onyx:
==> flow/design.v <==
module alu (input signed [31:0] in1, input signed [31:0] in2, input [3:0] opCode, input [4:0] shiftAmt, output signed [31:0] result);
	assign result = opCode == 0 ? in1 + in2 :
			opCode == 1 ? in1 - in2 :
			opCode == 2 ? in1 & in2 :
			opCode == 3 ? in1 | in2 :
			opCode == 4 ? in1 << shiftAmt :
			opCode == 5 ? in1 >> shiftAmt :
			opCode == 6 ? in1 >>> shiftAmt :
			opCode == 7 ? in1 > in2 ? 1 : 0 :
			opCode == 8 ? in1 < in2 ? 1 : 0 : 0;
endmodule
module mux (input selCh, input [31:0] inCh0, input [31:0] inCh1, output [31:0] selData);
	assign selData = selCh == 0 ? inCh0 :
			  selCh == 1 ? inCh1 : 0;
endmodule
module registerFile (input wrEnable, input [4:0] wrReg, input [31:0] wrData, input [4:0] rdReg1, output [31:0] rdData1, input [4:0] rdReg2, output [31:0] rdData2, input clk);
	reg [31:0] regFile [31:0];
	assign rdData1 = regFile[rdReg1];
	assign rdData2 = regFile[rdReg2];
	always @(posedge clk) begin if (wrEnable) begin regFile[wrReg] <= wrData; end end
endmodule
module project (input wrEnable, input [4:0] wrReg, input [4:0] rdReg1, input [4:0] rdReg2, input clk, input [3:0] opCode, input [4:0] shiftAmt, output signed [31:0] result, input selCh, input [31:0] selData);
	wire [31:0] selected;
	wire signed [31:0] rdData1;
	wire signed [31:0] rdData2;
	registerFile regFile1 (wrEnable, wrReg, selected, rdReg1, rdData1, rdReg2, rdData2, clk);
	alu alu1 (rdData1, rdData2, opCode, shiftAmt, result);
	mux m1 (selCh, selData, result, selected);
endmodule
clock: 5.49 ns
lec_check: 0
cap_margin: 20
core_margin: 2
core_utilization: 58
slew_margin: 20
run.sh (not shown) runs the stock make flow with config.mk's settings and CLKGATE_MAP_FILE=.
Status(onyx) = ERROR, stage = 5_1_grt
#### Input delta (zinc over onyx)
Settings: CTS_CLUSTER_SIZE newly set to 57; CORE_UTILIZATION changed from 58 to 50.
--- outcome ---
To summarise zinc: no stage aborted, but the layout did not pass its checks, failing on negative setup slack.
Going from onyx to zinc, the instance area at placement was found to have gone up by 1200 µm².
Comparing onyx with zinc, the number of cells produced by synthesis came out essentially unchanged.
zinc vs onyx — vertical extent of the die rose about 8%.
Number of buffers inserted to repair setup after CTS in zinc is about 30% lower than in onyx
Higher number of rows in the core area was reported by zinc, not onyx.
Reported for zinc and onyx, synthesized area turned out identical to the last digit.
Per the comparison of zinc with onyx, weighted congestion reported at the end of routability-driven placement lost about 1.9%; die footprint went up by about 16%; number of buffers created by CTS saw an increase; initial standard-cell utilization of the core decreased by 8.1 points relative to the old numbers.
Row cell resize tally after clock tree synthesis: zinc lower / onyx higher
Changes in tundra relative to zinc:
Settings: a change of CTS_CLUSTER_SIZE from 57 to 35; an added SETUP_SLACK_MARGIN of 0.91; an added PLACE_DENSITY of 0.65; an added CORE_ASPECT_RATIO of 0.99; an added HOLD_SLACK_MARGIN of 0.28; a change of SLEW_MARGIN from 20 to 0; an added TNS_END_PERCENT of 5; an added CELL_PAD_IN_SITES_DETAIL_PLACEMENT of 0; an added MIN_ROUTING_LAYER of met1; an added MAX_ROUTING_LAYER of met4; an added CELL_PAD_IN_SITES_GLOBAL_PLACEMENT of 0; a change of CORE_UTILIZATION from 50 to 72; a change of the clock period (ns, I/O delays scaled along) from 5.49 to 3.12.
Findings:
- Going from zinc to tundra, total clock buffers created by CTS shrinks by about 4%.
- The die used by tundra is smaller than the one used by zinc.
- NOTE routability congestion estimate from global placement zinc->tundra increased by more than a quarter
- The count of standard-cell rows number comes out lower for tundra vs zinc.
- What tundra reported for core area has to be multiplied by 1.4 to get the figure for zinc.
- tundra: die width 55 µm below zinc
- In tundra the estimated wirelength of the detail-placed design turned out 4.1% lower than in zinc.
- tundra ended up with a higher core utilization before placement than zinc did.
- 5_1_grt: tundra exited with error
- Diff tundra..zinc | instance count of the mapped netlist | unchanged

* * *

Starts from the design.v that is shown in full above.
make LEC_CHECK=0 CAP_MARGIN=20 CELL_PAD_IN_SITES_DETAIL_PLACEMENT=0 CELL_PAD_IN_SITES_GLOBAL_PLACEMENT=1 CORE_ASPECT_RATIO=1.12 CORE_MARGIN=2 CORE_UTILIZATION=58 CTS_CLUSTER_SIZE=35 HOLD_SLACK_MARGIN=0.28 MAX_ROUTING_LAYER=met5 MIN_ROUTING_LAYER=met1 PLACE_DENSITY=0.65 SETUP_SLACK_MARGIN=1.5 SLEW_MARGIN=35 TNS_END_PERCENT=35 finish   # period 5.62 ns
The first run produced a layout that fails on setup timing.
Next try:
==> flow/config.mk (replaced) <==
export PLATFORM = sky130hd
export DESIGN_NAME = project
export DESIGN_NICKNAME = project
export VERILOG_FILES = /design/flow/design.v
export SDC_FILE = /design/flow/constraint.sdc
export NUM_CORES = 4
export LEC_CHECK = 0
export CAP_MARGIN = 20
export CELL_PAD_IN_SITES_DETAIL_PLACEMENT = 0
export CELL_PAD_IN_SITES_GLOBAL_PLACEMENT = 0
export CORE_ASPECT_RATIO = 0.99
export CORE_MARGIN = 2
export CORE_UTILIZATION = 72
export CTS_CLUSTER_SIZE = 40
export HOLD_SLACK_MARGIN = 0.28
export MAX_ROUTING_LAYER = met4
export MIN_ROUTING_LAYER = met1
export PLACE_DENSITY = 0.65
export SETUP_SLACK_MARGIN = 0.91
export SLEW_MARGIN = 0
export TNS_END_PERCENT = 35
==> flow/constraint.sdc (replaced) <==
create_clock -name core_clock -period 3.12 [get_ports {clk}]
set_input_delay 0.6240 -clock core_clock [delete_from_list [all_inputs] [get_ports {clk}]]
set_output_delay 0.6240 -clock core_clock [all_outputs]
set_load 0.01 [all_outputs]
After rerunning: The new run stopped in 5_1_grt. Area after synthesis does not change. Synthesized cell count does not change. Die size fell by 19%.
Next try:
==> flow/config.mk (replaced) <==
export PLATFORM = sky130hd
export DESIGN_NAME = project
export DESIGN_NICKNAME = project
export VERILOG_FILES = /design/flow/design.v
export SDC_FILE = /design/flow/constraint.sdc
export NUM_CORES = 4
export LEC_CHECK = 0
export CAP_MARGIN = 20
export CORE_MARGIN = 2
export CORE_UTILIZATION = 61
export CTS_CLUSTER_SIZE = 50
export MAX_ROUTING_LAYER = met4
export PLACE_DENSITY_LB_ADDON = 0.01
export SETUP_SLACK_MARGIN = 1.61
export SLEW_MARGIN = 20
export TNS_END_PERCENT = 5
==> flow/constraint.sdc (replaced) <==
create_clock -name core_clock -period 5.49 [get_ports {clk}]
set_input_delay 1.0980 -clock core_clock [delete_from_list [all_inputs] [get_ports {clk}]]
set_output_delay 1.0980 -clock core_clock [all_outputs]
set_load 0.01 [all_outputs]
After rerunning: The changed run did not get past 5_1_grt (GRT-0232); die area came out higher by about a fifth; synthesized area is unchanged; synthesized cell count does not change.
